==> flow/design.v (excerpt) <==
module LearningMachine(input clk,rst, start, input [6:0] x1Data,x2Data, input [1:0] tData, output[1:0] signYin, output[13:0] w1,w2,b,Yin,output ReadEn, Ready);
  wire [1:0]Select1, Sel1, Sel2;
  wire  flag, InitYin, InitW1, InitW2, InitB, InitFlag, InitAlpha, LdX1, LdX2, LdT, Select2, LdYin, LdFlag, LdAlphaT, LdW1, LdW2, LdB;
  Controller controller(clk, rst, start, compare, flag, InitYin, InitW1, InitW2, InitB, InitFlag, InitAlpha, LdX1, LdX2, LdT, Select2, LdYin, LdFlag, LdAlphaT, LdW1, LdW2, LdB, ReadEn, Ready, Select1, Sel1, Sel2);
  DataPath datapath(clk,rst, x1Data,x2Data, tData, InitYin, InitW1, InitW2, InitB, InitFlag, InitAlpha, LdX1, LdX2, LdT, Select2, LdYin, LdFlag, LdAlphaT, LdW1, LdW2, LdB, Select1, Sel1, Sel2, compare, flag, signYin, w1,w2,b,Yin);
endmodule
clock: 9.61 ns
lec_check: 0
cap_margin: 10
core_aspect_ratio: 0.5
core_margin: 6
core_utilization: 55
cts_cluster_diameter: 201
cts_cluster_size: 94
gpl_timing_driven: 1
max_routing_layer: met4
min_routing_layer: met1
place_density: 0.35
slew_margin: 20
tns_end_percent: 10
run.sh (not shown) runs the stock make flow with config.mk's settings and CLKGATE_MAP_FILE=.
Rerun with:
==> flow/config.mk (replaced) <==
export PLATFORM = sky130hd
export DESIGN_NAME = LearningMachine
export DESIGN_NICKNAME = LearningMachine
export VERILOG_FILES = /design/flow/design.v
export SDC_FILE = /design/flow/constraint.sdc
export NUM_CORES = 4
export LEC_CHECK = 0
export CAP_MARGIN = 10
export CORE_MARGIN = 2
export CORE_UTILIZATION = 72
export CTS_CLUSTER_DIAMETER = 26
export CTS_CLUSTER_SIZE = 31
export GPL_TIMING_DRIVEN = 1
export MAX_ROUTING_LAYER = met4
export MIN_ROUTING_LAYER = met1
export PLACE_DENSITY = 0.91
export SLEW_MARGIN = 20
==> flow/constraint.sdc (replaced) <==
create_clock -name core_clock -period 7.81 [get_ports {clk}]
set_input_delay 1.5620 -clock core_clock [delete_from_list [all_inputs] [get_ports {clk}]]
set_output_delay 1.5620 -clock core_clock [all_outputs]
set_load 0.01 [all_outputs]
What happened: Now the flow aborted during global routing (5_1_grt) (GRT-0232). Synthesized area stays the same. Die area shrinks by 32%. Synthesized cell count does not change.
Rerun with:
--- a/flow/config.mk
+++ b/flow/config.mk
@@ -8,10 +8,8 @@
 export CAP_MARGIN = 10
 export CORE_MARGIN = 2
-export CORE_UTILIZATION = 72
+export CORE_UTILIZATION = 69
 export CTS_CLUSTER_DIAMETER = 26
-export CTS_CLUSTER_SIZE = 31
 export GPL_TIMING_DRIVEN = 1
 export MAX_ROUTING_LAYER = met4
 export MIN_ROUTING_LAYER = met1
-export PLACE_DENSITY = 0.91
 export SLEW_MARGIN = 20
The changed run produced a layout that fails on setup timing.
Synthesized cell count is unchanged.
Die area increases by a few percent.
Synthesized area does not change.

* * *

Setup of build 96:
Starting RTL as in the previous note.
clock: 5.56 ns
lec_check: 0
abc_area: 1
cap_margin: 10
core_margin: 2
core_utilization: 72
cts_cluster_diameter: 26
cts_cluster_size: 74
gpl_timing_driven: 1
max_routing_layer: met4
min_routing_layer: met1
place_density: 0.36
setup_slack_margin: -0.37
slew_margin: 40
Stage in which a tool error killed build 96: clock tree synthesis (4_1_cts).
> inputs changed (build 96 -> build 31)
- CTS_CLUSTER_SIZE: 74 -> 72
- CTS_CLUSTER_DIAMETER: 26 -> 52
- SETUP_SLACK_MARGIN: -0.37 -> unset
- PLACE_DENSITY: 0.36 -> unset
- CORE_UTILIZATION: 72 -> 69
- SLEW_MARGIN: 40 -> 20
- the clock period (ns, I/O delays scaled along): 5.56 -> 7.81
Notes after the runs:
- [flow] build 31 | stages: complete | final checks: fail | reason: negative setup slack
- Compared to build 96, build 31 has placed wire-length estimate after detailed placement about 21% lower.
- Cmp build 96 and build 31 / post-place setup slack / higher: build 31
- Build 31 -> build 96: number of nets at floorplan delta 0, exact match
- The die of build 31 is larger than the one used in build 96.
- Going from build 96 to build 31, fraction of the core area occupied by cells at floorplan went down, vertical die size went up.
- From build 96 to build 31, cell count in the Yosys report did not move at all.
For build 47, these inputs were changed with respect to build 31:
- a deleted CTS_CLUSTER_SIZE that had been 72
- a deleted MIN_ROUTING_LAYER that had been met1
- a change of CAP_MARGIN from 10 to 20
- a change of CORE_UTILIZATION from 69 to 40
- a deleted GPL_TIMING_DRIVEN that had been 1
- a deleted CTS_CLUSTER_DIAMETER that had been 52
- a deleted MAX_ROUTING_LAYER that had been met4
- a deleted ABC_AREA that had been 1
- a change of the clock period (ns, I/O delays scaled along) from 7.81 to 5.92
Build 47 finished all stages; however, its layout fails the closing checks, the failures being negative setup slack.
Summary of build 47 over build 31: wire length of the first global-routing pass grew by 1500 µm; worst path setup slack after routing shrank by 1720 ps; area after detailed placement grew by 15%; final cell count without fillers grew by 3.9%.
## Diff of input files: build 84 against build 47
- an added TNS_END_PERCENT of 15
- a change of CORE_UTILIZATION from 40 to 65
- an added ABC_AREA of 1
- a change of the clock period (ns, I/O delays scaled along) from 5.92 to 7.63
- Build 84 finished every stage; the final checks, however, were not passed, the failures being negative setup slack.
- Build 84 ended with less final area than build 47.
- Wire length reported by the detailed router, build 47 and build 84, higher one = build 84.
- Relative to build 47, global-route wire length before repair has decreased by 1600 µm in build 84.
- Going from build 47 to build 84, number of gates resized after cts fell 44.
### build 84 -> build 63
- a change of CORE_UTILIZATION from 65 to 72
- a deleted ABC_AREA that had been 1
- an added CTS_CLUSTER_SIZE of 37
- a deleted TNS_END_PERCENT that had been 15
- a change of the clock period (ns, I/O delays scaled along) from 7.63 to 7.94
==> comparison <==
Of build 84 and build 63, not a single run came through the flow clean.
Layout checks on build 63: not met. Flow itself completed; violations: negative setup slack.
Ran to the end and failed final checks on negative setup slack: build 84.
Summary of build 63 over build 84: proportion of cell area occupied by registers rose 0.33 points, top fanout value on the critical path went down 1, number of stages on the worst setup path saw a decrease, post-place instance area moved down.
The higher met2 global-route usage came out of build 63.
Going from build 84 to build 63, the maximum frequency was found to have gone down by 7.9%.
| simple logic cell fraction of the synthesized area | build 63 vs build 84 | 6.2 points lower |
Per the comparison of build 63 with build 84, post-layout minimum cycle time went up by 660 ps; final-stage net count went down by 15%.
Relative to build 63, the following input files were edited for build 57:
- clearing CTS_CLUSTER_SIZE, which used to be 37
- swapping 72 for 8 in CORE_UTILIZATION
- swapping 7.94 for 13.7 in the clock period (ns, I/O delays scaled along)
## What came out
Summary of build 63 and build 57: one run falls short of a clean finish, namely build 63. Build 63 -> stages 100% | layout checks FAIL | negative setup slack. Build 63 -> build 57: average detailed-routed wire length per instance decreased by more than half. Share of the clock period used by the worst path: lower on build 57. The first-iteration DRC count of build 57 was superior to that of build 63. Build 63 → build 57: critical path depth now smaller; post-route cell area rose 510 µm². Compared with build 63, build 57 shows total via count after detailed routing lower by 21%.

* * *

== nickel ==
LearningMachine again, from the RTL that the note above started with.
Settings: LEC_CHECK=0, CAP_MARGIN=20, CORE_ASPECT_RATIO=1.97, CORE_MARGIN=9, CORE_UTILIZATION=60, CTS_CLUSTER_DIAMETER=371, CTS_CLUSTER_SIZE=99, SETUP_SLACK_MARGIN=-1.14, SLEW_MARGIN=20, TNS_END_PERCENT=5; clock period 12.0 ns.
--- input diff nickel..onyx ---
diff --git a/flow/config.mk b/flow/config.mk
--- a/flow/config.mk
+++ b/flow/config.mk
@@ -9 +9 @@
-export CORE_ASPECT_RATIO = 1.97
+export CORE_ASPECT_RATIO = 0.5
@@ -11 +11 @@
-export CORE_UTILIZATION = 60
+export CORE_UTILIZATION = 42
--- outcome ---
- Register fraction of the total cell area in onyx is 0.22 points lower than in nickel
- Worst setup slack ended up 0.15 ns higher on onyx than on nickel.
- onyx completed end to end with timing, DRC and antenna clean.
- [compare] base=nickel new=onyx: worst hold path stage count stayed essentially flat.
diff inputs: onyx => lagoon
diff --git a/flow/config.mk b/flow/config.mk
--- a/flow/config.mk
+++ b/flow/config.mk
@@ -11 +11 @@
-export CORE_UTILIZATION = 42
+export CORE_UTILIZATION = 67
@@ -16 +16 @@
-export TNS_END_PERCENT = 5
+export TNS_END_PERCENT = 20
Findings:
In the metrics for onyx and lagoon, the one carrying the higher utilization is lagoon.
Delta (lagoon minus onyx): finished layout cell area went down; wire length stayed essentially flat.
Total length of routed met2 wires: lagoon vs onyx, no meaningful difference
Detailed route, lagoon vs onyx: via total higher for lagoon
onyx vs lagoon, slowest library cell on the worst path: sky130_fd_sc_hd__dfrtp_1 vs sky130_fd_sc_hd__and3b_1
Sequential share of layout area | lagoon above onyx
Changes in willow relative to lagoon:
diff --git a/flow/config.mk b/flow/config.mk
--- a/flow/config.mk
+++ b/flow/config.mk
@@ -9 +8,0 @@
-export CORE_ASPECT_RATIO = 0.5
@@ -11 +10 @@
-export CORE_UTILIZATION = 67
+export CORE_UTILIZATION = 40
@@ -14 +13 @@
-export SETUP_SLACK_MARGIN = -1.14
+export HOLD_SLACK_MARGIN = 0.26
@@ -16 +15 @@
-export TNS_END_PERCENT = 20
+export TNS_END_PERCENT = 5
==> results <==
Going from lagoon to willow, maximum number of pins on one net before global-route repair shrinks by 7.
Between willow and lagoon, the met2 global-route usage is higher for lagoon.
On willow: post-layout worst setup margin is 0.067 ns higher than what lagoon gave.
